==> flow/design.v <==
module processor
(
	output reg w_en,
	output reg done,
	output reg [7:0] addr,
	output reg [31:0] data_out,
	input clk,
	input rst_n,
	input start,
	input [31:0] data_in
);
	parameter RESET = 3'd0;
	parameter READ_DATA = 3'd1;
	parameter READ_INSTRUCTON = 3'd2;
	parameter DELAY = 3'd3;
	parameter EXECUTE = 3'd4;
	parameter ADD = 3'd0;
	parameter SUB = 3'd1;
	parameter MUL = 3'd2;
	parameter TR = 3'd3;
	parameter DET = 3'd4;
	reg [2:0] cs,ns;
	reg [1:0] read_data_counter;
	reg [3:0] a11,a12,a21,a22,b11,b12,b21,b22;
	always@(posedge clk or negedge rst_n)begin
		if(~rst_n) cs <= RESET;
		else cs <= ns;
	end
	always@(*)begin
		case(cs)
			RESET : ns = (start & rst_n) ? READ_DATA : RESET;
			READ_DATA : ns = (read_data_counter == 2) ? READ_INSTRUCTON : READ_DATA;
			READ_INSTRUCTON : ns = DELAY;
			DELAY : ns = EXECUTE;
			EXECUTE : ns = RESET;
			default : ns = RESET;
		endcase
	end
	always@(posedge clk or negedge rst_n)begin
		if(~rst_n)begin
			done <= 0;
			w_en <= 0;
			addr <= 8'd255;
			data_out <= 0;
			read_data_counter <= 0;
			a11 <= 0;
			a12 <= 0;
			a21 <= 0; 
			a22 <= 0;
			b11 <= 0;
			b12 <= 0;
			b21 <= 0;
			b22 <= 0;	
		end
		else begin
			case(ns)
				RESET : begin
					done <= 0;
					w_en <= 0;
					addr <= 8'd255;
					data_out <= 0;
					read_data_counter <= 0;
					a11 <= 0;
					a12 <= 0;
					a21 <= 0; 
					a22 <= 0;
					b11 <= 0;
					b12 <= 0;
					b21 <= 0;
					b22 <= 0;
				end
				READ_DATA : begin
					done <= 0;
					w_en <= 0;
					addr <= 8'd255;
					data_out <= 0;
					read_data_counter <= read_data_counter + 1;
					a11 <= data_in[3:0];
					a12 <= data_in[7:4];
					a21 <= data_in[11:8]; 
					a22 <= data_in[15:12];
					b11 <= data_in[19:16];
					b12 <= data_in[23:20];
					b21 <= data_in[27:24];
					b22 <= data_in[31:28];
				end
				READ_INSTRUCTON : begin
					done <= 0;
					w_en <= 0;
					addr <= 0;
					data_out <= 0;
					read_data_counter <= 0;
					a11 <= a11;
					a12 <= a12;
					a21 <= a21; 
					a22 <= a22;
					b11 <= b11;
					b12 <= b12;
					b21 <= b21;
					b22 <= b22;
				end
				DELAY : begin
					done <= done;
					w_en <= w_en;
					addr <= addr;
					data_out <= 0;
					read_data_counter <= 0;
					a11 <= a11;
					a12 <= a12;
					a21 <= a21; 
					a22 <= a22;
					b11 <= b11;
					b12 <= b12;
					b21 <= b21;
					b22 <= b22;
				end
				EXECUTE : begin
					addr <= data_in[7:0];
					read_data_counter <= read_data_counter;
					a11 <= a11;
					a12 <= a12;
					a21 <= a21; 
					a22 <= a22;
					b11 <= b11;
					b12 <= b12;
					b21 <= b21;
					b22 <= b22;
					case(data_in[31:29])
						ADD : begin
							done <= 1;
							w_en <= 1;
							data_out [7:0] <= $signed(a11) + $signed(b11);
							data_out [15:8] <= $signed(a12) + $signed(b12);
							data_out [23:16] <= $signed(a21) + $signed(b21);
							data_out [31:24] <= $signed(a22) + $signed(b22);
						end
						SUB : begin
							done <= 1;
							w_en <= 1;
							data_out [7:0] <= $signed(a11) - $signed(b11);
							data_out [15:8] <= $signed(a12) - $signed(b12);
							data_out [23:16] <= $signed(a21) - $signed(b21);
							data_out [31:24] <= $signed(a22) - $signed(b22);
						end
						MUL : begin
							done <= 1;
							w_en <= 1;
							data_out [7:0] <= ($signed(a11) * $signed(b11)) + ($signed(a12) * $signed(b21));
							data_out [15:8] <= ($signed(a11) * $signed(b12)) + ($signed(a12) * $signed(b22));
							data_out [23:16] <= ($signed(a21) * $signed(b11)) + ($signed(a22) * $signed(b21));
							data_out [31:24] <= ($signed(a21) * $signed(b12)) + ($signed(a22) * $signed(b22));
						end
						TR : begin
							done <= 1;
							w_en <= 1;
							data_out [7:0] <= {a11[3],a11[3],a11[3],a11[3],a11};
							data_out [15:8] <= {a21[3],a21[3],a21[3],a21[3],a21};
							data_out [23:16] <= {a12[3],a12[3],a12[3],a12[3],a12};
							data_out [31:24] <= {a22[3],a22[3],a22[3],a22[3],a22};
						end
						DET : begin
							done <= 1;
							w_en <= 1;
							data_out <= ($signed(a11) * $signed(a22)) - ($signed(a12) * $signed(a21));
						end
						default : begin
							done <= 0;
							w_en <= 0;
						end
					endcase
				end
			endcase
		end
	end
endmodule
Settings: LEC_CHECK=0, CAP_MARGIN=15, CELL_PAD_IN_SITES_DETAIL_PLACEMENT=0, CORE_ASPECT_RATIO=0.89, CORE_MARGIN=4, CORE_UTILIZATION=19, CTS_CLUSTER_DIAMETER=228, GPL_TIMING_DRIVEN=1, HOLD_SLACK_MARGIN=0.05, MAX_ROUTING_LAYER=met4, PLACE_DENSITY_LB_ADDON=0.1, SETUP_SLACK_MARGIN=0.97, SLEW_MARGIN=0; clock period 5.88 ns.
run.sh (not shown) runs the stock make flow with config.mk's settings and CLKGATE_MAP_FILE=.
Rerun with:
CELL_PAD_IN_SITES_DETAIL_PLACEMENT = unset   (was 0)
CORE_ASPECT_RATIO = unset   (was 0.89)
CORE_UTILIZATION = 40   (was 19)
CTS_CLUSTER_DIAMETER = 347   (was 228)
GPL_TIMING_DRIVEN = 0   (was 1)
HOLD_SLACK_MARGIN = unset   (was 0.05)
MAX_ROUTING_LAYER = unset   (was met4)
MIN_ROUTING_LAYER = met2   (was unset)
PLACE_DENSITY_LB_ADDON = unset   (was 0.1)
SETUP_SLACK_MARGIN = 1.73   (was 0.97)
SLEW_MARGIN = 20   (was 0)
clock period = 7.0 ns   (was 5.88 ns; I/O delays follow)
Outcome: The new run ran to the end with no violations; cell area went down by a few percent; hold slack gains 0.011 ns; wire length falls by roughly a tenth; worst setup slack is better by 0.69 ns; via count came out higher by well over a third; fmax shrinks by a little under a tenth; die area falls by well over a third; sequential share of layout area rises by 0.73 points; global-route usage increases by 23 points.

========
RTL: the design.v shown in full above, as it stands there.
Settings: LEC_CHECK=0, CAP_MARGIN=20, CORE_MARGIN=3, CORE_UTILIZATION=50, CTS_CLUSTER_DIAMETER=101, CTS_CLUSTER_SIZE=100, HOLD_SLACK_MARGIN=-0.06, PLACE_DENSITY=0.37, SLEW_MARGIN=20; clock period 7.0 ns.
The baseline finished with timing, DRC and antenna clean.
Then changed:
Settings changed: CORE_MARGIN 3 to 2, CORE_UTILIZATION 50 to 25, CTS_CLUSTER_DIAMETER 101 to unset, CTS_CLUSTER_SIZE 100 to unset, HOLD_SLACK_MARGIN -0.06 to unset, PLACE_DENSITY 0.37 to unset.
Clock period 7.0 ns to 5.61 ns, I/O delays scaled along.
Worst setup slack degrades by 1.1 ns.
Global-route usage went down by 13 points.
Routed wire length climbs by about 5%.
Die area rose by 92%.
Utilization is lower by 27 points.
Fmax climbs by 5.1%.
Clock skew hardly moves.
Critical path depth came out lower by 3.
Final area is higher by 4.7%.
First-iteration DRC count came out lower by about 13%.
Then changed:
Settings changed: ABC_AREA set to 1, CORE_UTILIZATION 25 to 68.
Clock period 5.61 ns to 8.63 ns, I/O delays scaled along.
The new run ran to the end with no violations.
Utilization climbs by 47 points.
Flip-flop count is unchanged.
Routed wire length is higher by about 0.75%.
Area after synthesis went up by 7.8%.
Via count climbs by 21%.
Maximum frequency falls by 2.0%.
Clock-buffer cell count is unchanged.
Worst hold slack improved by 0.0069 ns.
Final cell count drops by about 0.46%.
Worst setup slack improves by 2.9 ns.
Then changed:
Settings changed: CAP_MARGIN 20 to 15, CORE_UTILIZATION 68 to 70, CTS_CLUSTER_DIAMETER set to 28, SETUP_SLACK_MARGIN set to -0.12.
Clock period 8.63 ns to 4.01 ns, I/O delays scaled along.
Result: Now the flow finished but fails on negative setup slack; sequential cell count does not change; worst setup slack degrades by 4.1 ns; wire length climbs by 30%; die size fell by 2.8%.

========
job 101:
Starts from the design.v that is shown in full above.
clock: 6.98 ns
lec_check: 0
abc_area: 1
cap_margin: 40
core_aspect_ratio: 0.5
core_margin: 2
core_utilization: 68
cts_cluster_diameter: 371
cts_cluster_size: 99
place_density: 0.82
setup_slack_margin: 2.04
slew_margin: 20
tns_end_percent: 20
Job 101 was carried through to the last stage, and its layout satisfied the timing, design-rule and antenna checks.
[inputs] job 102 vs job 101
- clearing PLACE_DENSITY, which used to be 0.82
- clearing CORE_ASPECT_RATIO, which used to be 0.5
- clearing CTS_CLUSTER_SIZE, which used to be 99
- swapping 68 for 70 in CORE_UTILIZATION
- swapping 371 for 28 in CTS_CLUSTER_DIAMETER
- clearing ABC_AREA, which used to be 1
- swapping 2.04 for 0.92 in SETUP_SLACK_MARGIN
- clearing TNS_END_PERCENT, which used to be 20
- swapping 40 for 15 in CAP_MARGIN
- swapping 6.98 for 4.68 in the clock period (ns, I/O delays scaled along)
==> results <==
Completing all stages was not enough for job 102: its layout failed the final checks because of setup timing.
Diff job 101 -> job 102: wire length of the first global-routing pass lower; instance count of the mapped netlist lower; routed wire length lower; met3 capacity usage during global routing lower.
Final standard cell area without fillers (higher): job 101
Going from job 101 to job 102, the total die area was found to have gone down by 9.9%.
The setup slack of job 102 is smaller than that of job 101.

========
Setup of build 85:
Starts from the design.v that is shown in full above.
clock: 4.7 ns
lec_check: 0
abc_area: 1
cap_margin: 20
core_margin: 2
core_utilization: 72
cts_cluster_diameter: 28
cts_cluster_size: 74
max_routing_layer: met4
setup_slack_margin: 0.44
slew_margin: 20
Although it ran to completion, build 85 produced a layout that fails the final checks because of negative setup slack.
Changes in build 61 relative to build 85:
Settings: PLACE_DENSITY_LB_ADDON now 0.25, previously not set; CTS_CLUSTER_DIAMETER no longer set, was 28; MAX_ROUTING_LAYER no longer set, was met4; CTS_CLUSTER_SIZE no longer set, was 74; ABC_AREA no longer set, was 1; SETUP_SLACK_MARGIN now 0.74, was 0.44; the clock period (ns, I/O delays scaled along) now 6.55, was 4.7.
### Flow results
Compare build 61 and build 85 | met1 layer wirelength in the final routing lower: build 61
Post-detailed-placement half-perimeter wirelength, build 61 vs build 85: down by more than 10%
Looking at top layer used by detailed routing, the met4 result is from build 85; the met5 one comes from build 61.
Looking at the reports, build 61 completed the entire flow and the layout it produced met the timing, design-rule and antenna checks.
Going from build 85 to build 61, the clock period minus final worst setup slack was found to have gone up by 670 ps.
Build 61 against build 85: utilization has decreased; synthesis area per yosys has decreased; critical path depth has decreased.
Lower number of tapcells among build 61 and build 85: build 61
Modified inputs, build 30 compared to build 61
Settings: swapping 72 for 58 in CORE_UTILIZATION; clearing PLACE_DENSITY_LB_ADDON, which used to be 0.25; swapping 0.74 for 1.18 in SETUP_SLACK_MARGIN; swapping 6.55 for 4.88 in the clock period (ns, I/O delays scaled along).
==> results <==
Build 30 gives less clock buffer count in the final layout than build 61 did.
Sort build 61 and build 30 by pin slew with the least headroom to its limit, descending, and build 61 comes first.
Against build 61, build 30 reports a final setup slack of the worst path that is lower.
Diff build 61 and build 30: number of buffer and inverter instances along the worst setup path lower in build 30
The data arrival at the endpoint of the critical path of build 30 falls short of that of build 61 by 920 ps.
Build 30 ended with less fraction of area in multi-input gates than build 61.
Modified inputs, build 19 compared to build 30
Settings: setting MAX_ROUTING_LAYER to met4 for the first time; setting HOLD_SLACK_MARGIN to -0.05 for the first time; changing CORE_UTILIZATION from 58 to 72; setting CTS_CLUSTER_DIAMETER to 28 for the first time; setting PLACE_DENSITY_LB_ADDON to 0.24 for the first time; setting TNS_END_PERCENT to 5 for the first time; setting CTS_CLUSTER_SIZE to 14 for the first time.
Results
Build 19 completed; timing, DRC and antenna clean
Relative to build 30, detailed-route wire length has increased by about 4% in build 19.
The average wire per cell in the routed design in build 19 is 1.09 times that in build 30.
